==> inputs of garnet <==
==> flow/design.v <==
`timescale 1ns/10ps
module circ(clk, reset, pushin, Xin, Rin, pushout, Yout);
input clk,reset,pushin;
input [23:0] Xin,Rin;
output pushout;
output [23:0] Yout;
reg [23:0] Xl,Rl;
reg V1;
reg [47:0] X2,R2,diff,Diff;
reg V2;
reg V3;
reg [24:0] res;
reg [26:0] rv;
always @(posedge(clk) or posedge(reset)) begin
  if(reset) begin
    V1<=0;
    Xl<=0;
    Rl<=0;
  end else begin
    V1<= pushin;
    Xl<= Xin;
    Rl<= Rin;
  end
end
always @(posedge(clk) or posedge(reset)) begin
  if(reset) begin
    V2 <= 0;
    X2 <= 0;
    R2 <= 0;
  end else begin
    V2 <= V1;
    X2 <= Xl*Xl;
    R2 <= Rl*Rl;
  end
end
always @(posedge(clk) or posedge(reset)) begin
 if(reset) begin
  V3 <= 0;
  Diff <= 0;
 end else begin
  V3 <= V2;
  Diff <= R2-X2;
 end
end
integer ix;
always @(*) begin
 res=0;
 rv=0;
 diff=Diff;
 for(ix=0; ix < 24; ix=ix+1) begin 
   rv = { rv[24:0], diff[47:46] };
   diff={ diff[45:0],2'b0};
   if( { 1'b0,res[23:0],2'b1 } <= rv ) begin
     rv=rv - { 1'b0,res[23:0],2'b1 };
     res = { res[23:0],1'b1 };
   end else res= { res[23:0],1'b0 };
 end
end
assign pushout=V3;
assign Yout = res[23:0];
endmodule
==> flow/run.sh <==
#!/bin/bash
# the make line also repeats each setting of config.mk as NAME=value (left out here)
make -C /OpenROAD-flow-scripts/flow DESIGN_CONFIG=/design/flow/config.mk WORK_HOME=/design/flow/orfs CLKGATE_MAP_FILE= finish
==> flow/config.mk <==
export PLATFORM = sky130hd
export DESIGN_NAME = circ
export DESIGN_NICKNAME = circ
export VERILOG_FILES = /design/flow/design.v
export SDC_FILE = /design/flow/constraint.sdc
export NUM_CORES = 4
export LEC_CHECK = 0
export CAP_MARGIN = 40
export CELL_PAD_IN_SITES_DETAIL_PLACEMENT = 2
export CELL_PAD_IN_SITES_GLOBAL_PLACEMENT = 1
export CORE_ASPECT_RATIO = 1.52
export CORE_MARGIN = 2
export CORE_UTILIZATION = 63
export GPL_ROUTABILITY_DRIVEN = 1
export GPL_TIMING_DRIVEN = 1
export MAX_ROUTING_LAYER = met4
export PLACE_DENSITY_LB_ADDON = 0.19
export SETUP_SLACK_MARGIN = 3.37
export SLEW_MARGIN = 5
export TNS_END_PERCENT = 10
==> flow/constraint.sdc <==
create_clock -name core_clock -period 110.0 [get_ports {clk}]
set_input_delay 22.0000 -clock core_clock [delete_from_list [all_inputs] [get_ports {clk}]]
set_output_delay 22.0000 -clock core_clock [all_outputs]
set_load 0.01 [all_outputs]
==> willow: changes against garnet <==
==> flow/config.mk (replaced) <==
export PLATFORM = sky130hd
export DESIGN_NAME = circ
export DESIGN_NICKNAME = circ
export VERILOG_FILES = /design/flow/design.v
export SDC_FILE = /design/flow/constraint.sdc
export NUM_CORES = 4
export LEC_CHECK = 0
export ABC_AREA = 0
export CAP_MARGIN = 20
export CELL_PAD_IN_SITES_GLOBAL_PLACEMENT = 1
export CORE_MARGIN = 2
export CORE_UTILIZATION = 53
export CTS_CLUSTER_DIAMETER = 333
export CTS_CLUSTER_SIZE = 99
export PLACE_DENSITY = 0.86
export SLEW_MARGIN = 0
export TNS_END_PERCENT = 5
==> flow/constraint.sdc (replaced) <==
create_clock -name core_clock -period 80.0 [get_ports {clk}]
set_input_delay 16.0000 -clock core_clock [delete_from_list [all_inputs] [get_ports {clk}]]
set_output_delay 16.0000 -clock core_clock [all_outputs]
set_load 0.01 [all_outputs]
==> notes.md <==
The following summarizes the physical implementation.

Floorplanning
The width of the chip is 366.1 um. Row generation in the floorplan step produced 132 rows. The initial utilization of the core area, before any placement, comes to 53.54%.

The chip height is 366.1 um. The standard cell core area is 129800 sq um. The die footprint is 134100 sq um.

Synthesis
The synthesized area per cell is 8.247 sq um.

Placed design
Per the gpl log, the routability congestion estimate is 0.9992.

Outcome
The run finished with no timing, DRC or antenna violations.
Source of the figures above: willow

==> notes.md <==
Implementation results are summarized by area below.

Outcome
The flow did not finish. It got as far as detailed placement and failed there. The tool reported: "[ERROR DPL-0033] detailed placement checks failed during check placement".

Floorplanning
The site row count is 150. In this run the vertical extent of the chip is 413.5 um. The die footprint is 113100 sq um.

Synthesis
The synthesized area per cell is 8.247 sq um.
Source of the figures above: garnet


* * *

==> maple: inputs <==
RTL: the design.v shown in full above, as it stands there.
clock: 80.0 ns
lec_check: 0
cap_margin: 20
core_margin: 2
core_utilization: 40
slew_margin: 10
tns_end_percent: 45
run.sh (not shown) runs the stock make flow with config.mk's settings and CLKGATE_MAP_FILE=.
==> inputs of tundra, as changes to maple <==
Settings changed: ABC_AREA set to 1, CORE_UTILIZATION 40 to 60, SLEW_MARGIN 10 to 20, TNS_END_PERCENT 45 to not set.
==> flow/constraint.sdc (replaced) <==
create_clock -name core_clock -period 61.5 [get_ports {clk}]
set_input_delay 12.3000 -clock core_clock [delete_from_list [all_inputs] [get_ports {clk}]]
set_output_delay 12.3000 -clock core_clock [all_outputs]
set_load 0.01 [all_outputs]
==> summary of the runs <==
- Flip-flop count is the same in maple and tundra.
- Against maple, the first-iteration DRC count of tundra is higher by 70%.
- In tundra the global-route usage is higher than in maple, by 15 points.
- Between tundra and maple, the lower cell area is in maple (gap 4.5%, measured against maple).
==> figures <==
| metric | maple | tundra |
|---|---|---|
| Critical hold path startpoint | V1 | V2 |
| Tap cells | 2310 | 1637 |
| Result of the run | timing/DRC/antenna clean | timing/DRC/antenna clean |
| Mi-comb count | 6521 | 8094 |
| Final non-clock buffer share | 0.0390 | 0.0308 |
| Starting DRT DRC Count | 4077 | 6942 |
| Complex-gate fraction of the synthesized area | 0.188 | 0.0971 |
| Cell area after synthesis | 69500 µm² | 74600 µm² |

* * *

==> 08-18 <==
RTL: the design.v shown in full above, as it stands there.
export LEC_CHECK = 0
export CAP_MARGIN = 20
export CORE_MARGIN = 2
export CORE_UTILIZATION = 45
export SLEW_MARGIN = 20
create_clock -name core_clock -period 71.4 [get_ports {clk}]
==> 02-22: changes against 08-18 <==
CELL_PAD_IN_SITES_DETAIL_PLACEMENT = 2   (was default)
CORE_MARGIN = 3   (was 2)
CORE_UTILIZATION = 67   (was 45)
SETUP_SLACK_MARGIN = 5.0   (was default)
==> flow/constraint.sdc (replaced) <==
create_clock -name core_clock -period 80.0 [get_ports {clk}]
set_input_delay 16.0000 -clock core_clock [delete_from_list [all_inputs] [get_ports {clk}]]
set_output_delay 16.0000 -clock core_clock [all_outputs]
set_load 0.01 [all_outputs]
==> 07-04: changes against 08-18 <==
CELL_PAD_IN_SITES_DETAIL_PLACEMENT = 0   (was default)
CORE_UTILIZATION = 65   (was 45)
GPL_TIMING_DRIVEN = 1   (was default)
MAX_ROUTING_LAYER = met4   (was default)
SETUP_SLACK_MARGIN = 4.36   (was default)
SLEW_MARGIN = 10   (was 20)
TNS_END_PERCENT = 5   (was default)
==> flow/constraint.sdc (replaced) <==
create_clock -name core_clock -period 29.0 [get_ports {clk}]
set_input_delay 5.8000 -clock core_clock [delete_from_list [all_inputs] [get_ports {clk}]]
set_output_delay 5.8000 -clock core_clock [all_outputs]
set_load 0.01 [all_outputs]
==> results <==
| item | 08-18 | 02-22 | 07-04 |
|---|---|---|---|
| CTS sink cnt | 193 | - | 193 |
| Total Die Area | 158000 µm² | 108000 µm² | 110000 µm² |
| HPWL after detailed placement | 185 mm | - | 224 mm |
| Cells after DPL | 10.6k | - | 11.6k |
| Proportion of synthesized flip-flops having asynchronous set or reset | 100% | 100% | 100% |
| Outcome | timing/DRC/antenna clean | aborted with a tool error | aborted with a tool error |
| Stage where the flow stopped | - | 3_5_place_dp | 5_1_grt |
| Cell Area, Placed | 74700 µm² | - | 87400 µm² |
| DIE WIDTH | 397 µm | 328 µm | 331 µm |
| Worst slack, placed | -2990 ps | - | -31180 ps |
| Count of H-tree levels built during CTS | 4 | - | 4 |
| Bufs on Longest Clock Path | 2 | - | 2 |
| Hold Buf Count CTS | 0 | - | 0 |
| Share of cell area taken by muxes after synthesis | 1.48% | 1.48% | 1.48% |
| Floorplan utilization | 45.2% | 67.9% | 65.7% |
| Floorplan row count | 144 | 117 | 119 |
| Top cell type by total area after synthesis | sky130_fd_sc_hd__fa_1 | sky130_fd_sc_hd__fa_1 | sky130_fd_sc_hd__fa_1 |
| Count of cells resized by post-cts repair | 82 | - | 59 |
| Number of CTS-inserted buffers | 17 | - | 17 |
| Area inside the core boundary | 154000 µm² | 102000 µm² | 106000 µm² |
| Post-CTS repair timing setup buffer count | 37 | - | 6 |
| Die Height | 397 µm | 328 µm | 331 µm |
| Final RePlAce weighted congestion | 0.995 | 1.05 | 1.10 |
| Buffer type at the clock tree root | sky130_fd_sc_hd__clkbuf_16 | - | sky130_fd_sc_hd__clkbuf_16 |

* * *

==> job 4136 <==
// circ: RTL as listed in full above, without the edits since
==> flow/config.mk <==
export PLATFORM = sky130hd
export DESIGN_NAME = circ
export DESIGN_NICKNAME = circ
export VERILOG_FILES = /design/flow/design.v
export SDC_FILE = /design/flow/constraint.sdc
export NUM_CORES = 4
export LEC_CHECK = 0
export ABC_AREA = 1
export CAP_MARGIN = 15
export CELL_PAD_IN_SITES_DETAIL_PLACEMENT = 0
export CORE_MARGIN = 2
export CORE_UTILIZATION = 72
export CTS_CLUSTER_DIAMETER = 216
export GPL_TIMING_DRIVEN = 1
export SETUP_SLACK_MARGIN = -2.0
export SLEW_MARGIN = 30
==> flow/constraint.sdc <==
create_clock -name core_clock -period 45.5 [get_ports {clk}]
set_input_delay 9.1000 -clock core_clock [delete_from_list [all_inputs] [get_ports {clk}]]
set_output_delay 9.1000 -clock core_clock [all_outputs]
set_load 0.01 [all_outputs]
==> inputs of job 8801, as changes to job 4136 <==
- CAP_MARGIN: 15 -> 20
- CELL_PAD_IN_SITES_DETAIL_PLACEMENT: 0 -> default
- CORE_UTILIZATION: 72 -> 68
- CTS_CLUSTER_DIAMETER: 216 -> 237
- CTS_CLUSTER_SIZE: default -> 100
- GPL_TIMING_DRIVEN: 1 -> default
- SETUP_SLACK_MARGIN: -2.0 -> default
- SLEW_MARGIN: 30 -> 20
==> flow/constraint.sdc (replaced) <==
create_clock -name core_clock -period 88.9 [get_ports {clk}]
set_input_delay 17.7800 -clock core_clock [delete_from_list [all_inputs] [get_ports {clk}]]
set_output_delay 17.7800 -clock core_clock [all_outputs]
set_load 0.01 [all_outputs]
==> notes <==
Job 8801 ran to the end with no violations. Job 4136 died in global routing (5_1_grt). In synthesized area, job 8801 and job 4136 do not differ. Against job 8801, the die size of job 4136 is lower by about 5.5%. In synthesized cell count, job 8801 and job 4136 do not differ.
